==> indigo <==
## medianFilter
module medianFilter(
	output	[7:0]		out, 
	output 	[18:0]	out_address, 
	output				out_valid, 
	output	[18:0]	address_a, 
	output	[18:0]	address_b, 
	input		[7:0]		q_a, 
	input		[7:0]		q_b, 
	input					clk, 
	input 				rst
);
make LEC_CHECK=0 ABC_AREA=1 CAP_MARGIN=20 CELL_PAD_IN_SITES_DETAIL_PLACEMENT=2 CORE_ASPECT_RATIO=1.46 CORE_MARGIN=8 CORE_UTILIZATION=28 CTS_CLUSTER_DIAMETER=77 GPL_ROUTABILITY_DRIVEN=1 GPL_TIMING_DRIVEN=0 HOLD_SLACK_MARGIN=0.07 MAX_ROUTING_LAYER=met4 MIN_ROUTING_LAYER=met2 PLACE_DENSITY_LB_ADDON=0.29 SETUP_SLACK_MARGIN=-0.44 SLEW_MARGIN=30 finish   # period 8.75 ns
run.sh (not shown) runs the stock make flow with config.mk's settings and CLKGATE_MAP_FILE=.
==> inputs of delta, as changes to indigo <==
==> flow/config.mk (replaced) <==
export PLATFORM = sky130hd
export DESIGN_NAME = medianFilter
export DESIGN_NICKNAME = medianFilter
export VERILOG_FILES = /design/flow/design.v
export SDC_FILE = /design/flow/constraint.sdc
export NUM_CORES = 4
export LEC_CHECK = 0
export ABC_AREA = 1
export CAP_MARGIN = 20
export CORE_MARGIN = 2
export CORE_UTILIZATION = 69
export CTS_CLUSTER_DIAMETER = 244
export PLACE_DENSITY = 0.6
export SLEW_MARGIN = 20
==> flow/constraint.sdc (replaced) <==
create_clock -name core_clock -period 5.63 [get_ports {clk}]
set_input_delay 1.1260 -clock core_clock [delete_from_list [all_inputs] [get_ports {clk}]]
set_output_delay 1.1260 -clock core_clock [all_outputs]
set_load 0.01 [all_outputs]
==> inputs of violet, as changes to indigo <==
==> flow/config.mk (replaced) <==
export PLATFORM = sky130hd
export DESIGN_NAME = medianFilter
export DESIGN_NICKNAME = medianFilter
export VERILOG_FILES = /design/flow/design.v
export SDC_FILE = /design/flow/constraint.sdc
export NUM_CORES = 4
export LEC_CHECK = 0
export ABC_AREA = 1
export CAP_MARGIN = 20
export CORE_MARGIN = 2
export CORE_UTILIZATION = 72
export HOLD_SLACK_MARGIN = -0.09
export SETUP_SLACK_MARGIN = -0.27
export SLEW_MARGIN = 20
==> flow/constraint.sdc (replaced) <==
create_clock -name core_clock -period 4.58 [get_ports {clk}]
set_input_delay 0.9160 -clock core_clock [delete_from_list [all_inputs] [get_ports {clk}]]
set_output_delay 0.9160 -clock core_clock [all_outputs]
set_load 0.01 [all_outputs]
==> notes.md <==
The flow run is done. The flow ran to the end and the layout has no timing, DRC or antenna violations. Counting tap cells, the placed design contains a total of 3813 instances. Global routing used 45.29% of the available met1 tracks. Total via count in the routed design landed at 24620. Clock tree skew after final layout landed at 0.02896 ns. Leakage power of the design landed at 13.91 nW. Clock latency reported for the late side of the worst-skew pair landed at 0.56 ns. Routed via count divided by cell count landed at 6.348. Power in combinational cells landed at 0.0363 mW.
# the run above: delta

==> notes.md <==
The flow run is done. Clock tree skew after final layout landed at 0.02945 ns. Routed via count divided by cell count landed at 7.381. The combinational power reported by the tool is 0.0263 mW.

Leakage power of the design landed at 13.83 nW. Clock latency reported for the late side of the worst-skew pair landed at 0.60 ns. On met1, the global router reports a usage of 0%. Total via count in the routed design landed at 33840. The flow ran to the end and the layout has no timing, DRC or antenna violations.
# the run above: indigo

==> notes.md <==
Implementation results. Met1 usage in global routing landed at 76.77%. Progress stopped at global routing. Number of cells in the design after placement landed at 4007. The tool reported: "[ERROR GRT-0232] Routing congestion too high. Check the congestion heatmap in the GUI".

The run stopped with a tool error.
# the run above: violet


* * *

==> v30: inputs <==
==> flow/design.v <==
module comparator_9(
	output	[7:0]		out, 
	input					clk, 
	input					ldFilter, 
	input		[1:0]		selFilter, 
	input		[7:0]		in1, 
	input		[7:0]		in2, 
	input		[7:0]		in3, 
	input		[7:0]		in4, 
	input		[7:0]		in5, 
	input		[7:0]		in6, 
	input		[7:0]		in7, 
	input		[7:0]		in8, 
	input		[7:0]		in9
); 
wire	[7:0] max11, max12, max13, max21, max22, max23, max3; 
wire 	[7:0] med11, med12, med13, med21, med22, med23, med3; 
wire	[7:0]	min11, min12, min13, min21, min22, min23, min3; 
wire			en1, en2, en3; 
assign en1 = (ldFilter == 1) && (selFilter == 1); 
assign en2 = (ldFilter == 1) && (selFilter == 2); 
assign en3 = (ldFilter == 1) && (selFilter == 3); 
comparator comp11(.max (max11), .med (med11), .min (min11), .clk (clk), .en (en1), .in_1 (in1), .in_2 (in2), .in_3 (in3)); 
comparator comp12(.max (max12), .med (med12), .min (min12), .clk (clk), .en (en1), .in_1 (in4), .in_2 (in5), .in_3 (in6));
comparator comp13(.max (max13), .med (med13), .min (min13), .clk (clk), .en (en1), .in_1 (in7), .in_2 (in8), .in_3 (in9));
comparator comp21(.max (max21), .med (med21), .min (min21), .clk (clk), .en (en2), .in_1 (max11), .in_2 (max12), .in_3 (max13));
comparator comp22(.max (max22), .med (med22), .min (min22), .clk (clk), .en (en2), .in_1 (med11), .in_2 (med12), .in_3 (med13));
comparator comp23(.max (max23), .med (med23), .min (min23), .clk (clk), .en (en2), .in_1 (min11), .in_2 (min12), .in_3 (min13));
comparator comp3(.max (max3), .med (med3), .min (min3), .clk (clk), .en (en3), .in_1 (min21), .in_2 (med22), .in_3 (max23));
assign out = med3; 
endmodule
module comparator(
	output reg	[7:0]	max, 
	output reg	[7:0]	med, 
	output reg	[7:0]	min,
	input					clk, 
	input					en, 
	input			[7:0]	in_1, 
	input			[7:0]	in_2, 
	input			[7:0]	in_3
);
always@(posedge clk)
begin
	if(en)
	begin
	  if((in_1 >= in_2) && (in_1 >= in_3) && (in_2 >= in_3)) begin max <= in_1; med <= in_2; min <= in_3; end 
	  else if((in_1 >= in_2) && (in_1 >= in_3) && (in_3 >= in_2)) begin max <= in_1; med <= in_3; min <= in_2; end
	  else if((in_2 >= in_1) && (in_2 >= in_3) && (in_1 >= in_3)) begin max <= in_2; med <= in_1; min <= in_3; end
	  else if((in_2 >= in_1) && (in_2 >= in_3) && (in_3 >= in_1)) begin max <= in_2; med <= in_3; min <= in_1; end
	  else if((in_3 >= in_1) && (in_3 >= in_2) && (in_1 >= in_2)) begin max <= in_3; med <= in_1; min <= in_2; end
	  else if((in_3 >= in_1) && (in_3 >= in_2) && (in_2 >= in_1)) begin max <= in_3; med <= in_2; min <= in_1; end
	end
end
endmodule
module CU(
	output reg				ldAddr, 
	output reg	[2:0]		selAddr, 
	output reg				ldImage, 
	output reg	[2:0]		selImage, 
	output reg				ldFilter, 
	output reg 	[1:0]		selFilter, 
	output reg				done,
	input						clk, 
	input						rst
); 
reg	[3:0]	state; 
parameter S0 = 4'b0000, S1 = 4'b0001, S2 = 4'b0010, S3 = 4'b0011, S4 = 4'b0100, 
  S5 = 4'b0101, S6 = 4'b0110, S7 = 4'b0111, S8 = 4'b1000; 
parameter LENGTH = 640, WIDTH = 480; 
always@(posedge clk or negedge rst)
begin 
	if(!rst)	begin 
	  state <= 0;
	  ldAddr <= 0;			selAddr <= 0; 
	  ldImage <= 0;		selImage <= 0; 
	  ldFilter <= 0;		selFilter <= 0;  
	  done <= 0;  
	end
	else
	begin
		  ldAddr <= 0;			selAddr <= 0; 
		  ldImage <= 0;		selImage <= 0; 
		  ldFilter <= 0;		selFilter <= 0;  
		  done <= 0; 
		  case(state)
		  S0: 	begin state <= S1; 	ldAddr <= 1; 	selAddr <= 1; 		end 
		  S1: 	begin state <= S2; 	ldAddr <= 1; 	selAddr <= 2;  ldImage <= 1; 	selImage <= 1; end
		  S2: 	begin state <= S3; 	ldAddr <= 1; 	selAddr <= 3;  ldImage <= 1; 	selImage <= 2; end
		  S3: 	begin state <= S4; 	ldAddr <= 1; 	selAddr <= 4;  ldImage <= 1; 	selImage <= 3; end
		  S4: 	begin state <= S5; 	ldAddr <= 1; 	selAddr <= 5;  ldImage <= 1; 	selImage <= 4; end
		  S5: 	begin state <= S6;   ldImage <= 1; 	selImage <= 5; end		  
		  S6: 	begin state <= S7; 	ldFilter <= 1; 	selFilter <= 1; 	end 
		  S7: 	begin state <= S8; 	ldFilter <= 1; 	selFilter <= 2; 	end
		  S8: 	begin state <= S0; 	ldFilter <= 1; 	selFilter <= 3;   done <= 1; 	end
        default: begin state <= S0; end
        endcase
	end
end
endmodule 
module DU(
	output 		[7:0]		out, 
	output reg	[18:0]	out_address, 
	output reg				out_valid, 
	output		[18:0]	address_a, 
	output		[18:0]	address_b, 
	input			[7:0]		q_a, 
	input			[7:0]		q_b, 
	input 					clk, 
	input						rst, 
	input						ldAddr, 
	input			[2:0]		selAddr, 
	input 					ldImage,  
	input 		[2:0] 	selImage, 
	input 					ldFilter, 
	input 		[1:0]		selFilter, 
	input                done 
); 
reg 	[18:0]	addr_a; 
reg	[18:0]	addr_b; 
reg 	[7:0] 	in1;  
reg 	[7:0] 	in2; 
reg 	[7:0] 	in3;
reg 	[7:0] 	in4;  
reg 	[7:0] 	in5;  
reg 	[7:0] 	in6;  
reg 	[7:0] 	in7;  
reg 	[7:0] 	in8;  
reg 	[7:0] 	in9;
reg [10:0] column;
reg [9:0] row;
reg [1:0] extra_bits;
reg				ldImage_d; 
reg	[2:0]		selImage_d; 
reg				ldFilter_d; 
reg	[1:0]		selFilter_d; 
parameter LENGTH = 480, WIDTH = 640; 
always@(posedge clk or negedge rst)
begin 
  if(!rst) begin 
    ldImage_d <= 0; selImage_d <= 0; 
    ldFilter_d <= 0; selFilter_d <= 0; 
    out_valid <= 0; 
  end 
  else begin 
    ldImage_d <= ldImage; selImage_d <= selImage; 
    ldFilter_d <= ldFilter; selFilter_d <= selFilter; 
    out_valid <= ldFilter_d && (selFilter_d == 3); 
  end 
end
always@(posedge clk or negedge rst)
begin 
  if(!rst) begin 
    column <= 0; row <= 0; 
  end 
  else if(done) begin 
    if(column == LENGTH - 1) 
	   begin column <= 0; row <= (row == WIDTH - 1) ? 10'd0 : row + 1; end 
	 else column <= column + 1; 
  end
end
always@(posedge clk)
begin 
  if(done) out_address <= LENGTH * row + column; 
end
always@(posedge clk or negedge rst) begin
  if(!rst) begin
    addr_a <= 0; addr_b <= 0;
  end
  else if(ldAddr) begin
  if(row > 0 && row < (WIDTH - 1) && column > 0 && column < (LENGTH - 1) ) begin
    case(selAddr)
    1: begin 	{extra_bits, addr_a} <= LENGTH * (row - 1) + column - 1 ; 	
	  			   {extra_bits, addr_b} <= LENGTH * (row - 1) + column; 	
		 end 
    2: begin 	{extra_bits, addr_a} <= LENGTH * (row - 1) + column + 1; 	
				   {extra_bits, addr_b} <= LENGTH * row + column - 1; 			
		 end
    3: begin 	{extra_bits, addr_a} <= LENGTH * row + column; 	
				   {extra_bits, addr_b} <= LENGTH * row + column + 1; 	
		 end
    4: begin 	{extra_bits, addr_a} <= LENGTH * (row + 1) + column - 1; 	
				   {extra_bits, addr_b} <= LENGTH * (row + 1) + column; 	
		 end
    5: begin 	{extra_bits, addr_a} <= LENGTH * (row + 1) + column + 1;
		 end
  endcase
  end
  else if ((row == 0) || (column == 0) || (column == (LENGTH-1)) || (row == (WIDTH-1) )) begin
    if(selAddr != 0)
    begin  {extra_bits, addr_a} <= LENGTH * row + column; 
			  {extra_bits, addr_b} <= LENGTH * row + column;
			  end
  end 
  end  
  end  
assign address_a = addr_a; 
assign address_b = addr_b; 
always@(posedge clk)
begin 
  if(ldImage_d) 
  begin 
    case(selImage_d)
	 1: begin in1 <= q_a; in2 <= q_b; end 
	 2: begin in3 <= q_a; in4 <= q_b; end
	 3: begin in5 <= q_a; in6 <= q_b; end
	 4: begin in7 <= q_a; in8 <= q_b; end
	 5: begin in9 <= q_a; end
    endcase 
  end 
end
comparator_9 comp(	
	.out				(out), 
	.clk				(clk), 
	.ldFilter		(ldFilter_d), 
	.selFilter		(selFilter_d), 
	.in1				(in1), 
	.in2				(in2), 
	.in3				(in3), 
	.in4				(in4), 
	.in5				(in5), 
	.in6				(in6), 
	.in7				(in7), 
	.in8				(in8), 
	.in9				(in9)
);
endmodule 
module medianFilter(
	output	[7:0]		out, 
	output 	[18:0]	out_address, 
	output				out_valid, 
	output	[18:0]	address_a, 
	output	[18:0]	address_b, 
	input		[7:0]		q_a, 
	input		[7:0]		q_b, 
	input					clk, 
	input 				rst
); 
wire 			ldAddr; 
wire			ldImage; 
wire 			ldFilter; 
wire 			done; 
wire	[2:0]	selAddr; 
wire 	[1:0]	selFilter; 
wire 	[2:0]	selImage; 
DU du(
	.out					(out), 
	.out_address		(out_address), 
	.out_valid			(out_valid), 
	.address_a			(address_a), 
	.address_b			(address_b), 
	.q_a					(q_a), 
	.q_b					(q_b), 
	.clk					(clk), 
	.rst					(rst), 
	.ldAddr				(ldAddr), 
	.selAddr				(selAddr), 
	.ldImage				(ldImage), 
	.selImage			(selImage), 
	.ldFilter			(ldFilter), 
	.selFilter			(selFilter), 
	.done             (done)
); 
CU	cu(
	.ldAddr				(ldAddr), 
	.selAddr				(selAddr), 
	.ldImage				(ldImage), 
	.selImage			(selImage), 
	.ldFilter			(ldFilter), 
	.selFilter			(selFilter), 
	.done					(done), 
	.clk					(clk), 
	.rst					(rst)
); 
endmodule 
==> flow/run.sh <==
#!/bin/bash
# the make line also repeats each setting of config.mk as NAME=value (left out here)
make -C /OpenROAD-flow-scripts/flow DESIGN_CONFIG=/design/flow/config.mk WORK_HOME=/design/flow/orfs CLKGATE_MAP_FILE= finish
==> flow/config.mk <==
export PLATFORM = sky130hd
export DESIGN_NAME = medianFilter
export DESIGN_NICKNAME = medianFilter
export VERILOG_FILES = /design/flow/design.v
export SDC_FILE = /design/flow/constraint.sdc
export NUM_CORES = 4
export LEC_CHECK = 0
export ABC_AREA = 1
export CAP_MARGIN = 20
export CORE_MARGIN = 2
export CORE_UTILIZATION = 70
export HOLD_SLACK_MARGIN = -0.09
export SETUP_SLACK_MARGIN = -0.27
export SLEW_MARGIN = 20
==> flow/constraint.sdc <==
create_clock -name core_clock -period 4.6 [get_ports {clk}]
set_input_delay 0.9200 -clock core_clock [delete_from_list [all_inputs] [get_ports {clk}]]
set_output_delay 0.9200 -clock core_clock [all_outputs]
set_load 0.01 [all_outputs]
==> inputs of v11, as changes to v30 <==
- ABC_AREA: 1 -> default
- CTS_CLUSTER_DIAMETER: default -> 31
- HOLD_SLACK_MARGIN: -0.09 -> default
- SETUP_SLACK_MARGIN: -0.27 -> -0.37
==> flow/constraint.sdc (replaced) <==
create_clock -name core_clock -period 5.61 [get_ports {clk}]
set_input_delay 1.1220 -clock core_clock [delete_from_list [all_inputs] [get_ports {clk}]]
set_output_delay 1.1220 -clock core_clock [all_outputs]
set_load 0.01 [all_outputs]
==> inputs of v19, as changes to v30 <==
- ABC_AREA: 1 -> default
- CAP_MARGIN: 20 -> 30
- CELL_PAD_IN_SITES_DETAIL_PLACEMENT: default -> 2
- CELL_PAD_IN_SITES_GLOBAL_PLACEMENT: default -> 3
- CORE_MARGIN: 2 -> 6
- CORE_UTILIZATION: 70 -> 41
- CTS_CLUSTER_SIZE: default -> 42
- GPL_TIMING_DRIVEN: default -> 0
- HOLD_SLACK_MARGIN: -0.09 -> default
- MAX_ROUTING_LAYER: default -> met5
- MIN_ROUTING_LAYER: default -> met1
- SETUP_SLACK_MARGIN: -0.27 -> 1.41
- SLEW_MARGIN: 20 -> 35
- TNS_END_PERCENT: default -> 85
==> flow/constraint.sdc (replaced) <==
create_clock -name core_clock -period 7.0 [get_ports {clk}]
set_input_delay 1.4000 -clock core_clock [delete_from_list [all_inputs] [get_ports {clk}]]
set_output_delay 1.4000 -clock core_clock [all_outputs]
set_load 0.01 [all_outputs]
==> inputs of v39, as changes to v30 <==
- ABC_AREA: 1 -> default
- CORE_UTILIZATION: 70 -> 40
- HOLD_SLACK_MARGIN: -0.09 -> default
- PLACE_DENSITY: default -> 0.6
- SETUP_SLACK_MARGIN: -0.27 -> default
==> flow/constraint.sdc (replaced) <==
create_clock -name core_clock -period 6.67 [get_ports {clk}]
set_input_delay 1.3340 -clock core_clock [delete_from_list [all_inputs] [get_ports {clk}]]
set_output_delay 1.3340 -clock core_clock [all_outputs]
set_load 0.01 [all_outputs]
==> results <==
The highest sequential power belongs to v11, the lowest to v19.
Synthesized cell count: v11 is lower than v30 (about 21%).
In flip-flop count, v19 and v39 do not differ.
Between v39 and v19, the lower utilization is in v39 (gap 6.5 points).
v11 finished with setup timing left. v30 failed in 5_1_grt with GRT-0232. v19 finished clean. v39 went through all stages and came out clean.
==> figures <==
Result of the run: v19 finished clean; v30 stopped before the end; v11 finished with violations; v39 finished clean
Last stage reached: v19 -; v30 5_1_grt; v11 -; v39 -
Reasons for failing layout checks: v19 -; v30 -; v11 setup timing; v39 -
Worst hold-check slack: v19 0.339 ns; v30 -; v11 0.360 ns; v39 0.347 ns
R2R Path End: v19 du.addr_a[16]; v30 -; v11 du.addr_b[17]; v39 du.addr_a[16]
Detailed-route wire length: v19 116000 um; v30 -; v11 74200 um; v39 71900 um
PwrDens: v19 126 mW/mm2; v30 -; v11 199 mW/mm2; v39 142 mW/mm2
Leak: v19 0.0129 uW; v30 -; v11 0.0125 uW; v39 0.0119 uW
Flop area: v19 0.00807 mm2; v30 -; v11 0.00806 mm2; v39 0.00806 mm2
Total CTS buffers: v19 35; v30 34; v11 52; v39 35
Die width: v19 254 um; v30 194 um; v11 189 um; v39 249 um
Post-Syn Area per Cell: v19 9.35 um2; v30 7.72 um2; v11 9.35 um2; v39 9.35 um2
Power figures rest on the tool's default switching activity, not on a simulated workload.
